run A:
Design smul_q31, start of the top module:
module smul_q31 (
    input  logic        clk,
    input  logic        reset,
    input  logic        go,
    input  logic [31:0] left,
    input  logic [31:0] right,
    output logic [31:0] out,
    output logic        done
);
export LEC_CHECK = 0
export ABC_AREA = 1
export CAP_MARGIN = 5
export CORE_MARGIN = 2
export CORE_UTILIZATION = 72
export CTS_CLUSTER_DIAMETER = 77
export CTS_CLUSTER_SIZE = 66
export MAX_ROUTING_LAYER = met4
export SETUP_SLACK_MARGIN = -0.61
export SLEW_MARGIN = 20
create_clock -name core_clock -period 6.01 [get_ports {clk}]
run.sh (not shown) runs the stock make flow with config.mk's settings and CLKGATE_MAP_FILE=.
Run A: it failed during global routing (5_1_grt), and the tool reported GRT-0232.
### run A -> run B
# run A
export LEC_CHECK = 0
export ABC_AREA = 1
export CAP_MARGIN = 5
export CORE_MARGIN = 2
export CORE_UTILIZATION = 72
export CTS_CLUSTER_DIAMETER = 77
export CTS_CLUSTER_SIZE = 66
export MAX_ROUTING_LAYER = met4
export SETUP_SLACK_MARGIN = -0.61
export SLEW_MARGIN = 20
create_clock -name core_clock -period 6.01 [get_ports {clk}]
# run B
export LEC_CHECK = 0
export CAP_MARGIN = 20
export CORE_MARGIN = 2
export CORE_UTILIZATION = 65
export CTS_CLUSTER_SIZE = 66
export MAX_ROUTING_LAYER = met4
export SLEW_MARGIN = 20
create_clock -name core_clock -period 6.5 [get_ports {clk}]
--- outcome ---
- No crash in run B: every stage finished, but the layout fails its final checks due to setup timing.
- Run A: it failed during global routing (5_1_grt), and the tool reported GRT-0232.
- Post-synthesis chip area from yosys (run B vs. run A) decreases by a few percent
- As of run B, yosys cell count had fallen by more than 10% compared to run A.
- Diff run A -> run B | total die area | increase of about 4%
For run C, these inputs were changed with respect to run B:
# run B
export LEC_CHECK = 0
export CAP_MARGIN = 20
export CORE_MARGIN = 2
export CORE_UTILIZATION = 65
export CTS_CLUSTER_SIZE = 66
export MAX_ROUTING_LAYER = met4
export SLEW_MARGIN = 20
create_clock -name core_clock -period 6.5 [get_ports {clk}]
# run C
export LEC_CHECK = 0
export CAP_MARGIN = 20
export CORE_MARGIN = 2
export CORE_UTILIZATION = 72
export CTS_CLUSTER_SIZE = 66
export MAX_ROUTING_LAYER = met4
export SLEW_MARGIN = 20
create_clock -name core_clock -period 7.08 [get_ports {clk}]
### Flow results
Status run B: flow complete, layout not clean - setup timing
[flow] run C | stages: complete | final checks: fail | reason: setup timing
[compare] base=run B new=run C: first-pass iteration count of the detailed router has increased; buffering overhead has decreased; worst hold margin has remained practically unchanged; via count of the first global-routing pass has increased; fmax has decreased.
[inputs] run D vs run C
# run C
export LEC_CHECK = 0
export CAP_MARGIN = 20
export CORE_MARGIN = 2
export CORE_UTILIZATION = 72
export CTS_CLUSTER_SIZE = 66
export MAX_ROUTING_LAYER = met4
export SLEW_MARGIN = 20
create_clock -name core_clock -period 7.08 [get_ports {clk}]
# run D
export LEC_CHECK = 0
export CAP_MARGIN = 20
export CORE_MARGIN = 2
export CORE_UTILIZATION = 72
export PLACE_DENSITY = 0.42
export SLEW_MARGIN = 20
create_clock -name core_clock -period 9.72 [get_ports {clk}]
==> results <==
Having completed the whole flow, run D delivered a layout that passed the timing, DRC and antenna checks. Run C has a lower worst hold slack than run D. [compare] base=run C new=run D: first-pass GRT wire length -15 mm; worst-case setup margin in the final layout up 1440 ps; maximum VDD drop down 0.000068 V.

* * *

lane 1:
The RTL this note starts from:
==> flow/design.v <==
/*verilator lint_off MULTITOP*/
module num_rpad #(
    parameter int IN_WIDTH  = 32,
    parameter int OUT_WIDTH = 32
) (
    input  logic [ IN_WIDTH-1:0] in,
    output logic [OUT_WIDTH-1:0] out
);
  localparam int EXTEND = OUT_WIDTH - IN_WIDTH;
  assign out = {in, {EXTEND{1'b0}}};
endmodule
module num_sneg #(
    parameter int WIDTH = 32
) (
    input  logic signed [WIDTH-1:0] in,
    output logic signed [WIDTH-1:0] out
);
  assign out = -in;
endmodule
module num_sabs #(
    parameter int WIDTH = 32
) (
    input  logic signed [WIDTH-1:0] in,
    output logic signed [WIDTH-1:0] out
);
  assign out = in[WIDTH-1] ? -in : in;
endmodule
module num_min #(
    parameter int WIDTH = 32
) (
    input  logic [WIDTH-1:0] left,
    input  logic [WIDTH-1:0] right,
    output logic [WIDTH-1:0] out
);
  assign out = (left < right) ? left : right;
endmodule
module num_max #(
    parameter int WIDTH = 32
) (
    input  logic [WIDTH-1:0] left,
    input  logic [WIDTH-1:0] right,
    output logic [WIDTH-1:0] out
);
  assign out = (left > right) ? left : right;
endmodule
module num_smin #(
    parameter int WIDTH = 32
) (
    input  logic signed [WIDTH-1:0] left,
    input  logic signed [WIDTH-1:0] right,
    output logic signed [WIDTH-1:0] out
);
  assign out = (left < right) ? left : right;
endmodule
module num_smax #(
    parameter int WIDTH = 32
) (
    input  logic signed [WIDTH-1:0] left,
    input  logic signed [WIDTH-1:0] right,
    output logic signed [WIDTH-1:0] out
);
  assign out = (left > right) ? left : right;
endmodule
module num_ssignbit #(
    parameter int WIDTH = 32
) (
    input logic signed [WIDTH-1:0] in,
    output logic out
);
  assign out = in[WIDTH-1];
endmodule
module num_sadd #(
    parameter int LEFT_WIDTH = 32,
    parameter int LEFT_LSB = 0,
    parameter int RIGHT_WIDTH = 32,
    parameter int RIGHT_LSB = 0,
    parameter int OUT_WIDTH = 33
) (
    input  logic signed [ LEFT_WIDTH-1:0] left,
    input  logic signed [RIGHT_WIDTH-1:0] right,
    output logic signed [  OUT_WIDTH-1:0] out
);
  logic signed [  LEFT_LSB+LEFT_WIDTH-1:0] left_aligned;
  logic signed [RIGHT_LSB+RIGHT_WIDTH-1:0] right_aligned;
  assign left_aligned = {left, {LEFT_LSB{1'b0}}};
  assign right_aligned = {right, {RIGHT_LSB{1'b0}}};
  assign out = left_aligned + right_aligned;
endmodule
module num_smul #(
    parameter int LEFT_WIDTH = 32,
    parameter int RIGHT_WIDTH = 32,
    parameter int OUT_WIDTH = 64,
    parameter int OUT_LSB = 0
) (
    input  logic signed [ LEFT_WIDTH-1:0] left,
    input  logic signed [RIGHT_WIDTH-1:0] right,
    input  logic                          go,
    input  logic                          reset,
    input  logic                          clk,
    output logic signed [  OUT_WIDTH-1:0] out,
    output logic                          done
);
  logic [1:0] done_buffer;
  assign done = done_buffer[1];
  logic signed [       LEFT_WIDTH-1:0] left_tmp;
  logic signed [      RIGHT_WIDTH-1:0] right_tmp;
  logic signed [OUT_LSB+OUT_WIDTH-1:0] out_tmp;
  assign out = out_tmp[OUT_LSB+OUT_WIDTH-1:OUT_LSB];
  always_ff @(posedge clk) begin
    if (go) begin
      done_buffer[0] <= 1;
      done_buffer[1] <= done_buffer[0];
    end else begin
      done_buffer <= 0;
    end
  end
  always_ff @(posedge clk) begin
    if (!reset && go) begin
      left_tmp  <= left;
      right_tmp <= right;
    end else begin
      left_tmp  <= 0;
      right_tmp <= 0;
    end
  end
  always_ff @(posedge clk) begin
    if (reset) begin
      out_tmp <= 0;
    end else if (go) begin
      out_tmp <= left_tmp * right_tmp;
    end else begin
      out_tmp <= out_tmp;
    end
  end
endmodule
module smul_q31 (
    input  logic        clk,
    input  logic        reset,
    input  logic        go,
    input  logic [31:0] left,
    input  logic [31:0] right,
    output logic [31:0] out,
    output logic        done
);
  num_smul #(
      .LEFT_WIDTH (32),
      .RIGHT_WIDTH(32),
      .OUT_WIDTH  (32),
      .OUT_LSB    (31)
  ) mul (
      .left (left),
      .right(right),
      .go   (go),
      .reset(reset),
      .clk  (clk),
      .out  (out),
      .done (done)
  );
endmodule
clock: 8.17 ns
lec_check: 0
cap_margin: 20
core_margin: 2
core_utilization: 70
place_density_lb_addon: 0.0
setup_slack_margin: 1.57
slew_margin: 20
Lane 1: flow completed, timing, DRC and antenna clean
## Diff of input files: lane 2 against lane 1
- a change of CORE_UTILIZATION from 70 to 11
- a change of SETUP_SLACK_MARGIN from 1.57 to 2.5
- a deleted PLACE_DENSITY_LB_ADDON that had been 0.0
- a change of the clock period (ns, I/O delays scaled along) from 8.17 to 12.4
[summary]
- Lane 2 does better than lane 1 on setup slack after layout.
- Against lane 1, lane 2 comes in 6.5 points lower on share of power burned in combinational logic.
- Lane 2 vs. lane 1: area taken by multi-input logic gates has decreased, non-clock buffer count has decreased.
Here is what was changed in the inputs of lane 3 compared with lane 2.
- an added CTS_CLUSTER_SIZE of 95
- a change of CORE_UTILIZATION from 11 to 69
- a change of the clock period (ns, I/O delays scaled along) from 12.4 to 10.9
Lane 3 has synthesis-to-finish area growth below what lane 2 had.
Summary of lane 3 over lane 2: final cell count has decreased; area of the die fell about 80%; power of the clock network has increased; initial antenna violation count has decreased; sequential share of layout area rose 0.61 points.
The final reports for lane 3 and lane 2 show cell area lower in the former.
Looking at startpoint of the most critical setup path, the mul.left_tmp[19] result is from lane 3; the mul.right_tmp[7] one comes from lane 2.
### lane 3 -> lane 4
- CTS_CLUSTER_SIZE: 95 -> unset
- CORE_UTILIZATION: 69 -> 64
- SETUP_SLACK_MARGIN: 2.5 -> unset
- the clock period (ns, I/O delays scaled along): 10.9 -> 12.4
Findings:
Changes observed in lane 4 relative to lane 3: final worst slack grew by 810 ps, final net count level, count of buffering cells on the critical path with inverters included rose by 1, area of all placed cells without fillers now sits lower.
Re routed wire length: lane 3 was higher than lane 4.
Compare lane 4 and lane 3 | ratio of final minimum period to clock period lower: lane 4
What lane 5 does differently from lane 4 at the input level:
- TNS_END_PERCENT newly set to 55
- GPL_ROUTABILITY_DRIVEN newly set to 0
- CORE_UTILIZATION changed from 64 to 40
- the clock period (ns, I/O delays scaled along) changed from 12.4 to 10.5
Going from lane 4 to lane 5, the die size was found to have gone up by about 60%. Summary — met1 layer usage reported by global route, lane 5 relative to lane 4: lower, by 8.2 points. Taking lane 4 as the reference, in lane 5 final setup slack of the worst path down 1950 ps, post-route cell area increased by 1.7% relative to the old numbers, clock power share shrank by 1.0 points, slew of the pin with the lowest slew margin now larger, largest voltage drop on the vdd net moved up.
Power is estimated from default activity; no workload was simulated.
